// mainModule
module mainModule(
		input clk, input reset,
		output [31:0] imem_addr, input [31:0] imem_data,
		output wb_alu_we, output [2:0] wb_alu_rd, output [31:0] wb_alu_data,
		output wb_mem_we, output [2:0] wb_mem_rd, output [7:0] wb_mem_data,
		output [3:0] flags
	);
	wire IF_flush, ID_flush, EX_flush; 
	wire pcWrite, p1_pipeline_regWrite;
	wire p2_pipeline_regWrite, p2_pipeline_stall;
	wire hu_pcWrite, hu_p1_regWrite, hu_stall;
	wire p3_pipeline_regWrite = 1'b1;
	wire [1:0]  f_mem_reg_rn_sel, f_alu_reg_rm_sel, f_alu_reg_rn_sel;	 
	wire [1:0] f_mem_reg_rd_sel;
	wire f_memStage_mem_rd_sel;
	wire [31:0] p2_pc_branchTarget, pc_jumpTarget; 
	wire [1:0] pcSrc;
	wire [15:0] p1_aluInstr, p1_memInstr;  
	wire [31:0] p1_pc_plus4;
	IFStage the_IFStage(
		clk, reset, p1_pipeline_regWrite, IF_flush, 
		pcWrite, 	p2_pc_branchTarget, pc_jumpTarget, 
		pcSrc,  
		p1_aluInstr, p1_memInstr, p1_pc_plus4,
		imem_addr, imem_data
	);
	wire p2_memRead, p2_memWrite, p2_alu_regWrite, p2_mem_regWrite, p2_flag_regWrite;
	wire p2_aluOp, p2_aluSrcB;
	wire p2_isBranch, p2_isJump; 
	wire p3_memRead, p3_memWrite, p3_alu_regWrite, p3_mem_regWrite;
	wire p4_alu_regWrite, p4_mem_regWrite;
	wire [2:0] p2_alu_rm, p2_alu_rn, p2_alu_rd, p2_mem_rn, p2_mem_rd;
  ...
For scale: about 4400 cells after synthesis, roughly 0.034 mm2 of cells after synthesis.
export LEC_CHECK = 0
export CAP_MARGIN = 35
export CELL_PAD_IN_SITES_DETAIL_PLACEMENT = 2
export CELL_PAD_IN_SITES_GLOBAL_PLACEMENT = 3
export CORE_ASPECT_RATIO = 1.07
export CORE_MARGIN = 2
export CORE_UTILIZATION = 67
export CTS_CLUSTER_DIAMETER = 245
export CTS_CLUSTER_SIZE = 19
export GPL_ROUTABILITY_DRIVEN = 0
export GPL_TIMING_DRIVEN = 0
export MIN_ROUTING_LAYER = met1
export PLACE_DENSITY = 0.89
export SETUP_SLACK_MARGIN = -0.75
export SLEW_MARGIN = 20
create_clock -name core_clock -period 10.2 [get_ports {clk}]
run.sh (not shown) runs the stock make flow with config.mk's settings and CLKGATE_MAP_FILE=.
The first run died in global placement without I/O (3_1_place_gp_skip_io) on GPL-0301.
==> next run, changes <==
==> flow/config.mk (replaced) <==
export PLATFORM = sky130hd
export DESIGN_NAME = mainModule
export DESIGN_NICKNAME = mainModule
export VERILOG_FILES = /design/flow/design.v
export SDC_FILE = /design/flow/constraint.sdc
export NUM_CORES = 4
export LEC_CHECK = 0
export CAP_MARGIN = 20
export CORE_MARGIN = 2
export CORE_UTILIZATION = 59
export SLEW_MARGIN = 20
==> flow/constraint.sdc (replaced) <==
create_clock -name core_clock -period 4.58 [get_ports {clk}]
set_input_delay 0.9160 -clock core_clock [delete_from_list [all_inputs] [get_ports {clk}]]
set_output_delay 0.9160 -clock core_clock [all_outputs]
set_load 0.01 [all_outputs]
What happened: The changed run produced a layout that fails on negative setup slack; area after synthesis does not change; die size climbs by roughly a tenth; synthesized cell count does not change.

---

Starting RTL as in the previous note.
## mainModule
module mainModule(
		input clk, input reset,
		output [31:0] imem_addr, input [31:0] imem_data,
		output wb_alu_we, output [2:0] wb_alu_rd, output [31:0] wb_alu_data,
		output wb_mem_we, output [2:0] wb_mem_rd, output [7:0] wb_mem_data,
		output [3:0] flags
	);
make LEC_CHECK=0 CAP_MARGIN=20 CELL_PAD_IN_SITES_GLOBAL_PLACEMENT=0 CORE_ASPECT_RATIO=0.91 CORE_MARGIN=2 CORE_UTILIZATION=58 CTS_CLUSTER_DIAMETER=33 MIN_ROUTING_LAYER=met1 PLACE_DENSITY=0.64 SLEW_MARGIN=20 TNS_END_PERCENT=15 finish   # period 2.66 ns
The starting point finished but failed the layout checks on setup timing.
Change:
==> flow/config.mk (replaced) <==
export PLATFORM = sky130hd
export DESIGN_NAME = mainModule
export DESIGN_NICKNAME = mainModule
export VERILOG_FILES = /design/flow/design.v
export SDC_FILE = /design/flow/constraint.sdc
export NUM_CORES = 4
export LEC_CHECK = 0
export CAP_MARGIN = 20
export CORE_MARGIN = 2
export CORE_UTILIZATION = 55
export SLEW_MARGIN = 20
==> flow/constraint.sdc (replaced) <==
create_clock -name core_clock -period 4.58 [get_ports {clk}]
set_input_delay 0.9160 -clock core_clock [delete_from_list [all_inputs] [get_ports {clk}]]
set_output_delay 0.9160 -clock core_clock [all_outputs]
set_load 0.01 [all_outputs]
The changed run finished but failed the layout checks on setup timing.
Clock-buffer cell count went down by 39.
Worst setup slack improved by 2.1 ns.
Hold slack improved by 0.35 ns.
Change:
--- a/flow/config.mk
+++ b/flow/config.mk
@@ -8,4 +8,11 @@
 export CAP_MARGIN = 20
+export CELL_PAD_IN_SITES_GLOBAL_PLACEMENT = 0
 export CORE_MARGIN = 2
-export CORE_UTILIZATION = 55
+export CORE_UTILIZATION = 72
+export CTS_CLUSTER_DIAMETER = 215
+export HOLD_SLACK_MARGIN = -0.09
+export MAX_ROUTING_LAYER = met4
+export MIN_ROUTING_LAYER = met1
+export PLACE_DENSITY = 0.64
+export SETUP_SLACK_MARGIN = -0.36
 export SLEW_MARGIN = 20
Result:
- The new run completed, yet does not pass: setup timing
- first-iteration DRC count climbs by 81%
- final cell count goes down by 3.8%
- wire length is higher by 0.89%
- clock skew increases by 0.0068 ns
- power decreases by 0.70%
- worst setup slack improved by 0.028 ns
Change:
--- a/flow/config.mk
+++ b/flow/config.mk
@@ -10,9 +10,6 @@
 export CORE_MARGIN = 2
-export CORE_UTILIZATION = 72
-export CTS_CLUSTER_DIAMETER = 215
-export HOLD_SLACK_MARGIN = -0.09
-export MAX_ROUTING_LAYER = met4
+export CORE_UTILIZATION = 65
+export CTS_CLUSTER_DIAMETER = 245
 export MIN_ROUTING_LAYER = met1
-export PLACE_DENSITY = 0.64
-export SETUP_SLACK_MARGIN = -0.36
 export SLEW_MARGIN = 20
+export TNS_END_PERCENT = 15
==> flow/constraint.sdc (replaced) <==
create_clock -name core_clock -period 3.34 [get_ports {clk}]
set_input_delay 0.6680 -clock core_clock [delete_from_list [all_inputs] [get_ports {clk}]]
set_output_delay 0.6680 -clock core_clock [all_outputs]
set_load 0.01 [all_outputs]
- The changed run finished but fails on setup timing
- synthesized area is unchanged
- worst setup slack is worse by 1.4 ns
- cell count rose by a few percent
- first-iteration DRC count went down by a quarter to a third
- hold slack loses 0.039 ns
- wire length drops slightly
- global-route usage goes down by 8.4 points
- register-to-register slack gets worse by 1.4 ns

---

Starting RTL as in the previous note.
clock: 13.8 ns
lec_check: 0
cap_margin: 20
cell_pad_in_sites_detail_placement: 0
cell_pad_in_sites_global_placement: 0
core_aspect_ratio: 0.55
core_margin: 2
core_utilization: 58
cts_cluster_diameter: 161
gpl_routability_driven: 1
gpl_timing_driven: 1
max_routing_layer: met5
place_density_lb_addon: 0.2
setup_slack_margin: 3.47
slew_margin: 20
tns_end_percent: 55
The baseline finished clean.
Rerun with:
- CELL_PAD_IN_SITES_DETAIL_PLACEMENT: 0 -> default
- CELL_PAD_IN_SITES_GLOBAL_PLACEMENT: 0 -> default
- CORE_ASPECT_RATIO: 0.55 -> default
- CORE_UTILIZATION: 58 -> 40
- CTS_CLUSTER_DIAMETER: 161 -> default
- GPL_ROUTABILITY_DRIVEN: 1 -> default
- GPL_TIMING_DRIVEN: 1 -> default
- MAX_ROUTING_LAYER: met5 -> default
- PLACE_DENSITY: default -> 0.6
- PLACE_DENSITY_LB_ADDON: 0.2 -> default
- SETUP_SLACK_MARGIN: 3.47 -> default
- TNS_END_PERCENT: 55 -> default
- clock period: 13.8 -> 8.25 ns (I/O delays scaled with it)
Effect:
- worst setup slack degrades by 5.3 ns
- final cell count increases by 6.6%
- clock power increases by 90%
- count of clock-buffer cells in the layout increases by 28
- power increases by 70%
- synthesized cell count does not change
- hold slack degrades by 0.0039 ns
Rerun with:
- clock period: 8.25 -> 10.0 ns (I/O delays scaled with it)
- sequential cell count is unchanged
- final area stays flat
- non-clock buffer count fell by 3
Rerun with:
- CAP_MARGIN: 20 -> 15
- CORE_MARGIN: 2 -> 3
- CORE_UTILIZATION: 40 -> 30
- CTS_CLUSTER_DIAMETER: default -> 310
- GPL_TIMING_DRIVEN: default -> 0
- PLACE_DENSITY: 0.6 -> default
Outcome: Final area grows by 5.8%; routed wire length climbs by 20%; setup slack loses 0.74 ns; clock-buffer cell count rises by 1.

---

## run 1
Starting RTL as in the previous note.
Settings: LEC_CHECK=0, CAP_MARGIN=20, CORE_MARGIN=2, CORE_UTILIZATION=72, CTS_CLUSTER_DIAMETER=373, CTS_CLUSTER_SIZE=14, PLACE_DENSITY_LB_ADDON=0.08, SETUP_SLACK_MARGIN=0.5, SLEW_MARGIN=20; clock period 5.61 ns.
Layout checks on run 1: not met. Flow itself completed; violations: setup timing.
Edits applied to the flow inputs when going from run 1 to run 2:
- removing SETUP_SLACK_MARGIN (formerly 0.5)
- removing CTS_CLUSTER_SIZE (formerly 14)
- changing CORE_UTILIZATION from 72 to 60
- removing CTS_CLUSTER_DIAMETER (formerly 373)
- removing PLACE_DENSITY_LB_ADDON (formerly 0.08)
- setting PLACE_DENSITY to 0.6 for the first time
- changing the clock period (ns, I/O delays scaled along) from 5.61 to 6.5
Findings:
Run 2 finished all stages; the layout is clean. Diff run 1 -> run 2: actual slew at the worst max-slew pin down 0.044 ns, largest net degree at the start of global routing moved down. Looking at global-route usage, run 2 sits 8.0 points below run 1. [run 2] final setup violation count fell 6 relative to run 1.
Setup changes, run 2 to run 3
- swapping 60 for 37 in CORE_UTILIZATION
- swapping 6.5 for 11.1 in the clock period (ns, I/O delays scaled along)
==> results <==
The higher global-route wire length before repair came out of run 3. Against run 2, run 3 comes in 0.4 points lower on proportion of power drawn by combinational gates. Measured against run 3, the sequential power of run 2 comes out at 1.7 times the reference value. Delta (run 3 minus run 2): relative area change from synthesis to final layout now smaller; fmax now smaller; share of the cycle needed by the critical path after routing now smaller; ratio of routed vias to standard cells now smaller; via count now smaller. The buffer share of cell area reported for run 3 is smaller than that of run 2 by 1.6 points. Min count of clock-buffer cells in the layout across run 2 and run 3: run 2. Power in run 3 is 6.0 mW below run 2.
Power figures rest on the tool's default switching activity, not on a simulated workload.
